Setup of juniper:
Design timer_top, start of the top module:
module timer_top (
	input  wire sys_clk,
	input  wire sys_rst_n,
	input  wire tim_psel,
	input  wire tim_penable,
	input  wire tim_pwrite,
	input  wire [11:0] tim_paddr,
	input  wire [31:0] tim_pwdata,
	input  wire [3:0]  tim_pstrb,
	output wire [31:0] tim_prdata,
	output wire tim_pslverr,
	output wire tim_pready,
	output wire tim_int,
	input  wire dbg_mode
);
Size: roughly 1,300 cells after synthesis, ~13,000 um^2 of cells after synthesis.
export LEC_CHECK = 0
export CAP_MARGIN = 20
export CELL_PAD_IN_SITES_DETAIL_PLACEMENT = 2
export CORE_MARGIN = 2
export CORE_UTILIZATION = 44
export GPL_ROUTABILITY_DRIVEN = 1
export GPL_TIMING_DRIVEN = 1
export PLACE_DENSITY_LB_ADDON = 0.17
export SETUP_SLACK_MARGIN = 0.01
export SLEW_MARGIN = 10
export TNS_END_PERCENT = 75
create_clock -name core_clock -period 3.21 [get_ports {sys_clk}]
run.sh (not shown) runs the stock make flow with config.mk's settings and CLKGATE_MAP_FILE=.
Every stage of juniper finished as expected; the final checks, on the other hand, flagged setup timing, which means the layout fails.
Input changes introduced in lagoon (baseline for comparison: juniper):
==> flow/config.mk <==
export PLATFORM = sky130hd
export DESIGN_NAME = timer_top
export DESIGN_NICKNAME = timer_top
export VERILOG_FILES = /design/flow/design.v
export SDC_FILE = /design/flow/constraint.sdc
export NUM_CORES = 4
export LEC_CHECK = 0
export CAP_MARGIN = 20
export CORE_MARGIN = 2
export CORE_UTILIZATION = 52
export PLACE_DENSITY = 0.6
export SLEW_MARGIN = 20
==> flow/constraint.sdc <==
create_clock -name core_clock -period 7.14 [get_ports {sys_clk}]
set_input_delay 1.4280 -clock core_clock [delete_from_list [all_inputs] [get_ports {sys_clk}]]
set_output_delay 1.4280 -clock core_clock [all_outputs]
set_load 0.01 [all_outputs]
--- outcome ---
- lagoon: done, clean on timing, DRC and antenna
- The final reports for lagoon and juniper show worst-case setup margin in the final layout higher in the former.
- juniper has higher final weighted congestion of routability-driven global placement than lagoon.
- lagoon gives more delay contributed by the slowest stage of the critical path than juniper did.
- From juniper to lagoon the numbers moved as follows: total die area saw a decrease; number of clock buffers inserted by TritonCTS saw a decrease; global-route usage saw a decrease; buffer count excluding the clock tree in the final layout saw a decrease; worst slack at placement saw an increase.
- Total inserted antenna cells for lagoon: 6 down relative to juniper
- lagoon vs juniper — total chip power dropped 3.5 mW.
Edits applied to the flow inputs when going from lagoon to harbor:
-- flow/config.mk --
<<< lagoon, line 10
export CORE_UTILIZATION = 52
export PLACE_DENSITY = 0.6
>>> harbor, line 10
export CORE_UTILIZATION = 72
export CTS_CLUSTER_DIAMETER = 105
export PLACE_DENSITY_LB_ADDON = 0.28
==> flow/constraint.sdc <==
create_clock -name core_clock -period 3.25 [get_ports {sys_clk}]
set_input_delay 0.6500 -clock core_clock [delete_from_list [all_inputs] [get_ports {sys_clk}]]
set_output_delay 0.6500 -clock core_clock [all_outputs]
set_load 0.01 [all_outputs]
[summary]
Of lagoon and harbor, just one finished clean: lagoon. harbor: flow complete, layout not clean; failing: setup timing. Taking lagoon as the reference, in harbor sum of internal, switching and leakage power has increased, post-detailed-placement cell area increased by 630 um^2 relative to the old numbers, number of tapcells lost about 30%, count of nets after finishing higher. Measured against each other, harbor and lagoon differ in worst setup slack, the lower figure coming from harbor. Taking lagoon as the reference point, the logic gate fraction of the total cell area of harbor falls by 2.1 points. Total wire length (higher): harbor. Library cell contributing the largest single delay on the critical path: clkdlybuf4s50_1 -> harbor, or3b_2 -> lagoon. From lagoon to harbor the numbers moved as follows: non-clock buffer count went up by 77; combinational cell fraction of total power now sits higher.

* * *

job 2900:
Starting RTL as in the previous note.
clock: 6.5 ns
lec_check: 0
cap_margin: 35
cell_pad_in_sites_detail_placement: 1
cell_pad_in_sites_global_placement: 3
core_margin: 2
core_utilization: 47
cts_cluster_diameter: 332
cts_cluster_size: 21
gpl_routability_driven: 1
hold_slack_margin: 0.15
min_routing_layer: met2
place_density_lb_addon: 0.06
setup_slack_margin: -0.12
slew_margin: 20
tns_end_percent: 45
Job 2900 finished end to end and its layout was clean on timing, DRC and antenna.
### job 2900 -> job 830
# job 2900
export LEC_CHECK = 0
export CAP_MARGIN = 35
export CELL_PAD_IN_SITES_DETAIL_PLACEMENT = 1
export CELL_PAD_IN_SITES_GLOBAL_PLACEMENT = 3
export CORE_MARGIN = 2
export CORE_UTILIZATION = 47
export CTS_CLUSTER_DIAMETER = 332
export CTS_CLUSTER_SIZE = 21
export GPL_ROUTABILITY_DRIVEN = 1
export HOLD_SLACK_MARGIN = 0.15
export MIN_ROUTING_LAYER = met2
export PLACE_DENSITY_LB_ADDON = 0.06
export SETUP_SLACK_MARGIN = -0.12
export SLEW_MARGIN = 20
export TNS_END_PERCENT = 45
create_clock -name core_clock -period 6.5 [get_ports {sys_clk}]
# job 830
export LEC_CHECK = 0
export CAP_MARGIN = 20
export CORE_MARGIN = 2
export CORE_UTILIZATION = 64
export SLEW_MARGIN = 20
create_clock -name core_clock -period 4.48 [get_ports {sys_clk}]
### Flow results
Job 830 vs. job 2900: global-route usage over all layers moved down, die span in y moved down. Tally of buffers added on design ports: job 830 vs job 2900 identical. As far as area fraction in and, or, nand and nor cells is concerned, job 830 and job 2900 perform about the same. Maximum fanout encountered on the critical timing path, job 2900 and job 830, lower one = job 830. Job 830 ends up with a number of CTS-inserted buffers that is 11 higher than in job 2900.
#### Input delta (job 8885 over job 830)
# job 830
export LEC_CHECK = 0
export CAP_MARGIN = 20
export CORE_MARGIN = 2
export CORE_UTILIZATION = 64
export SLEW_MARGIN = 20
create_clock -name core_clock -period 4.48 [get_ports {sys_clk}]
# job 8885
export LEC_CHECK = 0
export ABC_AREA = 1
export CAP_MARGIN = 20
export CORE_MARGIN = 2
export CORE_UTILIZATION = 72
export CTS_CLUSTER_DIAMETER = 105
export CTS_CLUSTER_SIZE = 74
export PLACE_DENSITY_LB_ADDON = 0.28
export SETUP_SLACK_MARGIN = 0.82
export SLEW_MARGIN = 20
create_clock -name core_clock -period 3.25 [get_ports {sys_clk}]
### Flow results
Job 8885: aborted in global routing (5_1_grt) (tool error)
Looking at die area, job 8885 sits 3.4% higher than job 830 does.
[job 8885 vs job 830] mux cell area share after synthesis: lower in job 8885
Job 830 → job 8885: number of nets at floorplan up about 80%, post-synthesis cell type count down 23, placeable core area up 3.9%.
[compare] base=job 830 new=job 8885: aoi/oai-family share of the synthesized area shows an increase of 1.2 points, cell resize tally after clock tree synthesis shows an increase of 237, synthesized cell count saw an increase.
[inputs] job 9978 vs job 8885
# job 8885
export LEC_CHECK = 0
export ABC_AREA = 1
export CAP_MARGIN = 20
export CORE_MARGIN = 2
export CORE_UTILIZATION = 72
export CTS_CLUSTER_DIAMETER = 105
export CTS_CLUSTER_SIZE = 74
export PLACE_DENSITY_LB_ADDON = 0.28
export SETUP_SLACK_MARGIN = 0.82
export SLEW_MARGIN = 20
create_clock -name core_clock -period 3.25 [get_ports {sys_clk}]
# job 9978
export LEC_CHECK = 0
export ABC_AREA = 1
export CAP_MARGIN = 20
export CORE_MARGIN = 2
export CORE_UTILIZATION = 67
export PLACE_DENSITY = 0.6
export SLEW_MARGIN = 20
create_clock -name core_clock -period 7.12 [get_ports {sys_clk}]
--- outcome ---
Job 9978 finished every stage and its layout cleared the timing, DRC and antenna checks. Diff job 8885 -> job 9978: width of the chip rose by 3.6%, number of enable-type register cells in the synthesized netlist did not really move, die area grew by 1700 um2.

* * *

Starting RTL as in the previous note.
make LEC_CHECK=0 ABC_AREA=0 CAP_MARGIN=15 CORE_MARGIN=2 CORE_UTILIZATION=72 CTS_CLUSTER_DIAMETER=395 GPL_TIMING_DRIVEN=1 HOLD_SLACK_MARGIN=0.3 MIN_ROUTING_LAYER=met1 SETUP_SLACK_MARGIN=-0.5 SLEW_MARGIN=35 TNS_END_PERCENT=95 finish   # period 6.57 ns
Next try:
- ABC_AREA: 0 -> unset
- CAP_MARGIN: 15 -> 20
- CORE_UTILIZATION: 72 -> 40
- CTS_CLUSTER_DIAMETER: 395 -> unset
- GPL_TIMING_DRIVEN: 1 -> unset
- HOLD_SLACK_MARGIN: 0.3 -> unset
- MIN_ROUTING_LAYER: met1 -> unset
- PLACE_DENSITY: unset -> 0.6
- SETUP_SLACK_MARGIN: -0.5 -> unset
- SLEW_MARGIN: 35 -> 20
- TNS_END_PERCENT: 95 -> unset
- clock period: 6.57 -> 7.12 ns (I/O delays scaled with it)
After rerunning: Critical path depth is unchanged. Power decreases by about 10%. First-iteration DRC count drops by 27%. Core utilization drops by 37 points. Final area went up by about 0.9%. Area after synthesis stays the same. Hold slack is worse by 0.016 ns. Clock skew decreases by 0.023 ns. Non-clock buffer count went down by 2. Global-route usage falls by 17 points. Final cell count went up by 13%.

* * *

## job 4221
Starting RTL as in the previous note.
Settings: LEC_CHECK=0, CAP_MARGIN=5, CORE_MARGIN=2, CORE_UTILIZATION=72, CTS_CLUSTER_DIAMETER=105, PLACE_DENSITY=0.37, SETUP_SLACK_MARGIN=0.22, SLEW_MARGIN=20; clock period 3.18 ns.
--- input diff job 4221..job 9652 ---
# job 4221
export LEC_CHECK = 0
export CAP_MARGIN = 5
export CORE_MARGIN = 2
export CORE_UTILIZATION = 72
export CTS_CLUSTER_DIAMETER = 105
export PLACE_DENSITY = 0.37
export SETUP_SLACK_MARGIN = 0.22
export SLEW_MARGIN = 20
create_clock -name core_clock -period 3.18 [get_ports {sys_clk}]
# job 9652
export LEC_CHECK = 0
export CAP_MARGIN = 20
export CORE_MARGIN = 2
export CORE_UTILIZATION = 36
export PLACE_DENSITY = 0.6
export SLEW_MARGIN = 20
create_clock -name core_clock -period 5.72 [get_ports {sys_clk}]
--- outcome ---
- Job 9652 ends up with a post-layout instance count excluding filler cells that is 161 higher than in job 4221.
- Changes observed in job 9652 relative to job 4221: global-route met2 utilization shows a reduction of 38 points, setup slack +470 ps, cell area fell by 5.9%, routed length on met1 grew by 19%, HPWL reported at the end of detailed placement now sits higher.
- Compared with job 4221, job 9652 shows post-placement cell area that has gone down by a few percent.
- | critical path depth | job 9652 vs job 4221 | 1 lower |
- Compared with job 4221, job 9652 shows a lower wire length of the first global-routing pass.
For job 6041, these inputs were changed with respect to job 9652:
# job 9652
export LEC_CHECK = 0
export CAP_MARGIN = 20
export CORE_MARGIN = 2
export CORE_UTILIZATION = 36
export PLACE_DENSITY = 0.6
export SLEW_MARGIN = 20
create_clock -name core_clock -period 5.72 [get_ports {sys_clk}]
# job 6041
export LEC_CHECK = 0
export CAP_MARGIN = 20
export CORE_MARGIN = 2
export CORE_UTILIZATION = 40
export PLACE_DENSITY = 0.6
export SLEW_MARGIN = 20
create_clock -name core_clock -period 5.72 [get_ports {sys_clk}]
Notes after the runs:
Every stage of the flow completed for job 6041, and the final layout passed the timing, DRC and antenna checks.
Changes observed in job 6041 relative to job 9652: final routed wirelength across all metal layers shrank by 4.5%, final core utilization now sits higher, number of cells in the finished layout apart from fillers decreased 26, overall power after layout decreased 31 uW.
Delta (job 6041 minus job 9652): maximum frequency closely matched the old numbers; final area decreased by 0.37% relative to the old numbers; met3 layer wire length in the routed design decreased by about 0.8% relative to the old numbers; worst setup slack after layout increased by 3.8 ps relative to the old numbers; first-iteration DRC count increased by 67 relative to the old numbers.
The fraction of the core area occupied by cells at floorplan in job 6041 sits 4.3 points above the value recorded for job 9652.
In the tables for job 9652 and job 6041, wire length of the first global-routing pass reads lower with job 6041.

* * *

timer_top again, from the RTL that the note above started with.
==> flow/config.mk <==
export PLATFORM = sky130hd
export DESIGN_NAME = timer_top
export DESIGN_NICKNAME = timer_top
export VERILOG_FILES = /design/flow/design.v
export SDC_FILE = /design/flow/constraint.sdc
export NUM_CORES = 4
export LEC_CHECK = 0
export CAP_MARGIN = 20
export CELL_PAD_IN_SITES_DETAIL_PLACEMENT = 1
export CORE_MARGIN = 2
export CORE_UTILIZATION = 40
export CTS_CLUSTER_DIAMETER = 332
export GPL_ROUTABILITY_DRIVEN = 1
export HOLD_SLACK_MARGIN = 0.15
export MIN_ROUTING_LAYER = met2
export SETUP_SLACK_MARGIN = -0.12
export SLEW_MARGIN = 20
export TNS_END_PERCENT = 45
==> flow/constraint.sdc <==
create_clock -name core_clock -period 6.5 [get_ports {sys_clk}]
set_input_delay 1.3000 -clock core_clock [delete_from_list [all_inputs] [get_ports {sys_clk}]]
set_output_delay 1.3000 -clock core_clock [all_outputs]
set_load 0.01 [all_outputs]
==> next run, changes <==
Settings changed: ABC_AREA set to 1, CELL_PAD_IN_SITES_DETAIL_PLACEMENT 1 to unset, CORE_UTILIZATION 40 to 58, CTS_CLUSTER_DIAMETER 332 to unset, CTS_CLUSTER_SIZE set to 94, GPL_ROUTABILITY_DRIVEN 1 to unset, HOLD_SLACK_MARGIN 0.15 to unset, MIN_ROUTING_LAYER met2 to unset, PLACE_DENSITY set to 0.6, SETUP_SLACK_MARGIN -0.12 to unset, TNS_END_PERCENT 45 to unset.
Clock period 6.5 ns to 4.14 ns, I/O delays scaled along.
The new run went through all stages and came out clean.
Cell area rose by 13%.
Worst setup slack loses 0.63 ns.
Sequential power rose by 59%.
Cell count rose by about 60%.
Sequential share of layout area fell by 4.1 points.
Wire length rose by 26%.
Total power rose by about 50%.
==> next run, changes <==
Settings changed: ABC_AREA 1 to unset, CORE_UTILIZATION 58 to 72, CTS_CLUSTER_DIAMETER set to 202, CTS_CLUSTER_SIZE 94 to 14.
Clock period 4.14 ns to 3.33 ns, I/O delays scaled along.
=> The changed run finished but fails on setup timing. Via count came out lower by 31%. Design area came out lower by 10%. Wire length shrinks by about 30%. Non-clock buffer count rises by 53. Sequential cell count does not change. Combinational power went up by 13%. Clock-buffer cell count goes down by 10. Power grows by about 10%.
==> next run, changes <==
Settings changed: CORE_UTILIZATION 72 to 70, CTS_CLUSTER_DIAMETER 202 to unset.
Clock period 3.33 ns to 3.9 ns, I/O delays scaled along.
Result:
- The new run ran to the end with violations: setup timing
- first-iteration DRC count drops by about 12%
- cell area stays flat
- combinational power came out lower by 18%
==> next run, changes <==
Settings changed: CORE_UTILIZATION 70 to 40, CTS_CLUSTER_SIZE 14 to unset.
Clock period 3.9 ns to 6.5 ns, I/O delays scaled along.
What happened: The new run went through all stages and came out clean; die size rose by 73%; sequential power fell by about 40%; via count fell by 7.0%; routed wire length stays flat; worst hold slack improved by 0.20 ns; critical path depth fell by 4.
==> next run, changes <==
Settings changed: CAP_MARGIN 20 to 5, CORE_UTILIZATION 40 to 72, CTS_CLUSTER_DIAMETER set to 105, SETUP_SLACK_MARGIN set to 0.44.
Clock period 6.5 ns to 3.18 ns, I/O delays scaled along.
Outcome: Now the flow did not get past global routing (5_1_grt). Synthesized cell count stays the same. Synthesized area is unchanged. Die size goes down by 44%.

* * *

timer_top again, from the RTL that the note above started with.
Settings: LEC_CHECK=0, ABC_AREA=1, CAP_MARGIN=15, CORE_MARGIN=2, CORE_UTILIZATION=72, CTS_CLUSTER_DIAMETER=214, GPL_TIMING_DRIVEN=1, HOLD_SLACK_MARGIN=-0.05, MIN_ROUTING_LAYER=met1, SETUP_SLACK_MARGIN=-0.54, SLEW_MARGIN=35, TNS_END_PERCENT=95; clock period 6.95 ns.
The baseline finished clean.
Edit:
- CAP_MARGIN: 15 -> 20
- CTS_CLUSTER_DIAMETER: 214 -> 119
- CTS_CLUSTER_SIZE: default -> 85
- HOLD_SLACK_MARGIN: -0.05 -> default
- PLACE_DENSITY_LB_ADDON: default -> 0.29
- SETUP_SLACK_MARGIN: -0.54 -> 0.83
- clock period: 6.95 -> 3.26 ns (I/O delays scaled with it)
The changed run ended with an error in global routing (5_1_grt) (GRT-0232).
Area after synthesis stays the same.
Die area does not change.
Synthesized cell count stays the same.
Edit:
- ABC_AREA: 1 -> default
- CORE_UTILIZATION: 72 -> 64
- CTS_CLUSTER_DIAMETER: 119 -> default
- CTS_CLUSTER_SIZE: 85 -> default
- PLACE_DENSITY_LB_ADDON: 0.29 -> default
- SETUP_SLACK_MARGIN: 0.83 -> -0.54
- clock period: 3.26 -> 7.79 ns (I/O delays scaled with it)
After rerunning: This time the run finished with timing, DRC and antenna clean; die size decreases by 3.3%; synthesized cell count decreases by 47%; synthesized area decreases by 14%.
Edit:
- ABC_AREA: default -> 1
- CORE_UTILIZATION: 64 -> 22
- CTS_CLUSTER_SIZE: default -> 61
- PLACE_DENSITY_LB_ADDON: default -> 0.26
- SETUP_SLACK_MARGIN: -0.54 -> 0.69
- TNS_END_PERCENT: 95 -> 50
- clock period: 7.79 -> 6.13 ns (I/O delays scaled with it)
Effect:
- sequential power climbs by a quarter to a third
- global-route usage drops by 18 points
- setup slack degrades by 0.62 ns
- routed wire length climbs by well over a third
- critical path depth climbs by 1
Edit:
- ABC_AREA: 1 -> default
- CAP_MARGIN: 20 -> 5
- CORE_UTILIZATION: 22 -> 72
- CTS_CLUSTER_DIAMETER: default -> 205
- CTS_CLUSTER_SIZE: 61 -> default
- PLACE_DENSITY_LB_ADDON: 0.26 -> default
- SETUP_SLACK_MARGIN: 0.69 -> 0.21
- TNS_END_PERCENT: 50 -> 95
- clock period: 6.13 -> 3.19 ns (I/O delays scaled with it)
Result:
- The new run produced a clean layout
- total power went up by 86%
- clock skew drops by 0.0037 ns
- worst hold slack loses 0.35 ns
- routed wire length decreases by 31%
- first-iteration DRC count is higher by 16%
- register-to-register slack degrades by 2.6 ns
- sequential power increases by 92%
- critical path depth went down by 3
Power and IR drop assume default switching activity.
